==> inputs of job 413 <==
==> flow/design.v <==
module uart_rx
  #(parameter CLKS_PER_BIT = 104)
  (
   input        i_Clock,
   input        i_Rst,
   input        i_Rx_Serial,
   output reg [15:0] o_Rx_Byte,
  output reg square_wave,
  output reg pin1,
  output  reg pin2
  );
  parameter s_IDLE         = 3'b000;
  parameter s_RX_START_BIT = 3'b001;
  parameter s_RX_DATA_BITS = 3'b010;
  parameter s_RX_STOP_BIT  = 3'b011;
  parameter s_CLEANUP      = 3'b100;
  reg  [7:0] data_check;
  reg [7:0] first_8bit;
  reg [7:0] second_8bit;
  reg           r_Rx_Data_R;
  reg           r_Rx_Data;
  reg [15:0]     r_Clock_Count;
  reg [4:0]     r_Bit_Index;  
  reg [15:0]     r_Rx_Byte;
  reg [2:0]     r_SM_Main;
wire [60:0] distZ = 61'hFFFFFFFFFFFFFF;
reg [23:0] counter;
reg toggle;
reg toggle_n;
wire [23:0] store;
wire [15:0] distA;
reg [15:0] distB;
reg stop;
reg [15:0] rpm;
assign distA =40*distZ;
assign store = (rpm == 16'd0) ? 24'hFFFFFF : (18 * 100000)/ rpm;
  always @(posedge i_Clock)
    begin
    if (i_Rst)
    begin
      r_Rx_Data_R <= 1'b1;
      r_Rx_Data   <= 1'b1;
      o_Rx_Byte   <= 16'd0;
      rpm         <= 16'd0;
      counter     <= 24'd0;
      toggle      <= 1'b1;
      distB       <= 16'd0;
      stop        <= 1'b0;
      square_wave <= 1'b1;
      pin1        <= 1'b0;
      pin2        <= 1'b0;
    end
    else
    begin
      r_Rx_Data_R <= i_Rx_Serial;
      r_Rx_Data   <= i_Rx_Serial;
     o_Rx_Byte[15:8] <= second_8bit;
     o_Rx_Byte[7:0] <= first_8bit;
     rpm <= {second_8bit, first_8bit};
toggle_n = toggle;
if (stop==0)
begin
counter <= counter + 1;
if (counter >= store )
begin
toggle_n = ~toggle;
toggle <= toggle_n;
counter<=0;
if (second_8bit[7] == 0)
begin
pin1 <= 0;
pin2 <= 1;
end
else
begin
pin1 <= 1;
pin2 <= 0;
end
if (toggle_n==0)
begin
distB <= distB +1;
end
end
if (distB ==distA)
begin
stop <= 1;
end
else
begin
square_wave <= toggle_n;
end
end
end
end
always @(posedge i_Clock)
begin
    if (i_Rst)
    begin
      r_SM_Main     <= s_IDLE;
      r_Clock_Count <= 16'd0;
      r_Bit_Index   <= 5'd0;
      r_Rx_Byte     <= 16'd0;
      data_check    <= 8'h00;
      first_8bit    <= 8'h00;
      second_8bit   <= 8'h00;
    end
    else
      case (r_SM_Main)
        s_IDLE :
          begin
            r_Clock_Count <= 0;
            r_Bit_Index   <= 0;
            if (r_Rx_Data == 1'b0)           
              r_SM_Main <= s_RX_START_BIT;
            else
              r_SM_Main <= s_IDLE;
          end
        s_RX_START_BIT :
          begin
            if (r_Clock_Count == (CLKS_PER_BIT-1)/2)
              begin
                if (r_Rx_Data == 1'b0)
                  begin
                    r_Clock_Count <= 0;   
                    r_SM_Main     <= s_RX_DATA_BITS;
                  end
                else
                  r_SM_Main <= s_IDLE;
              end
            else
              begin
                r_Clock_Count <= r_Clock_Count + 1;
                r_SM_Main     <= s_RX_START_BIT;
              end
          end  
        s_RX_DATA_BITS :
          begin
            if (r_Clock_Count < CLKS_PER_BIT-1)
              begin
                r_Clock_Count <= r_Clock_Count + 1;
                r_SM_Main     <= s_RX_DATA_BITS;
              end
            else
              begin
                r_Clock_Count          <= 0;
                r_Rx_Byte[r_Bit_Index] <= r_Rx_Data;
                if (r_Bit_Index < 8)
                  begin
                    r_Bit_Index <= r_Bit_Index + 1;
                    r_SM_Main   <= s_RX_DATA_BITS;
                  end
                else
                  begin
						 if (data_check == 8'h01)
						 begin
                   first_8bit <= r_Rx_Byte[7:0];
						 data_check <= 8'h00;
						 end
						 if (data_check == 8'h00)
						 begin
					second_8bit <= r_Rx_Byte[7:0];
						 data_check <= 8'h01;
						 end
                    r_Bit_Index <= 0;
                    r_SM_Main   <= s_RX_STOP_BIT;
                  end
              end
          end  
        s_RX_STOP_BIT :
          begin
            if (r_Clock_Count < CLKS_PER_BIT-1)
              begin
                r_Clock_Count <= r_Clock_Count + 1;
                r_SM_Main     <= s_RX_STOP_BIT;
              end
            else
              begin
                r_Clock_Count <= 0;
                r_SM_Main     <= s_CLEANUP;
              end
          end  
        s_CLEANUP :
          begin
            r_SM_Main <= s_IDLE;
          end
        default :
          r_SM_Main <= s_IDLE;
      endcase
    end
endmodule  
==> flow/run.sh <==
#!/bin/bash
# the make line also repeats each setting of config.mk as NAME=value (left out here)
make -C /OpenROAD-flow-scripts/flow DESIGN_CONFIG=/design/flow/config.mk WORK_HOME=/design/flow/orfs CLKGATE_MAP_FILE= finish
==> flow/config.mk <==
export PLATFORM = sky130hd
export DESIGN_NAME = uart_rx
export DESIGN_NICKNAME = uart_rx
export VERILOG_FILES = /design/flow/design.v
export SDC_FILE = /design/flow/constraint.sdc
export NUM_CORES = 4
export LEC_CHECK = 0
export ABC_AREA = 1
export CAP_MARGIN = 20
export CORE_MARGIN = 2
export CORE_UTILIZATION = 72
export CTS_CLUSTER_SIZE = 71
export PLACE_DENSITY_LB_ADDON = 0.01
export SETUP_SLACK_MARGIN = -0.35
export SLEW_MARGIN = 20
==> flow/constraint.sdc <==
create_clock -name core_clock -period 13.3 [get_ports {i_Clock}]
set_input_delay 2.6600 -clock core_clock [delete_from_list [all_inputs] [get_ports {i_Clock}]]
set_output_delay 2.6600 -clock core_clock [all_outputs]
set_load 0.01 [all_outputs]
==> inputs of job 8518, as changes to job 413 <==
- CTS_CLUSTER_DIAMETER: default -> 230
- CTS_CLUSTER_SIZE: 71 -> 64
- PLACE_DENSITY_LB_ADDON: 0.01 -> 0.2
- SETUP_SLACK_MARGIN: -0.35 -> default
==> flow/constraint.sdc (replaced) <==
create_clock -name core_clock -period 60.3 [get_ports {i_Clock}]
set_input_delay 12.0600 -clock core_clock [delete_from_list [all_inputs] [get_ports {i_Clock}]]
set_output_delay 12.0600 -clock core_clock [all_outputs]
set_load 0.01 [all_outputs]
==> inputs of job 4120, as changes to job 413 <==
- CTS_CLUSTER_SIZE: 71 -> 99
- PLACE_DENSITY_LB_ADDON: 0.01 -> default
- SETUP_SLACK_MARGIN: -0.35 -> default
==> flow/constraint.sdc (replaced) <==
create_clock -name core_clock -period 100.0 [get_ports {i_Clock}]
set_input_delay 20.0000 -clock core_clock [delete_from_list [all_inputs] [get_ports {i_Clock}]]
set_output_delay 20.0000 -clock core_clock [all_outputs]
set_load 0.01 [all_outputs]
==> results <==
| metric | job 4120 | job 8518 | job 413 |
|---|---|---|---|
| Run status | no timing/DRC/antenna violations | aborted with a tool error | aborted with a tool error |
| Stage where the flow stopped | - | global routing (5_1_grt) | detailed placement (3_5_place_dp) |
| Cts repair resizes | 0 | 110 | - |
| CTS root buf | clkbuf_16 | clkbuf_16 | - |
| Number of cells in the design after placement | 5395 | 5584 | - |
| HPWL after detailed placement | 63200 microns | 66800 microns | - |
| Sinks on Clock Net | 114 | 114 | - |
| Post-CTS Hold Buffers | 0 | 0 | - |
| Number of buffers inserted by post-CTS setup repair | 0 | 86 | - |
| Total cell area at the placement stage | 0.0296 sq mm | 0.0319 sq mm | - |
| Global placement routability congestion | 1.03 | 1.07 | 1.06 |
| Deepest level of the CTS H-tree | 4 | 4 | - |
| Num CTS Buffers | 17 | 17 | - |
| Number of buffers on the longest clock path | 2 | 2 | - |
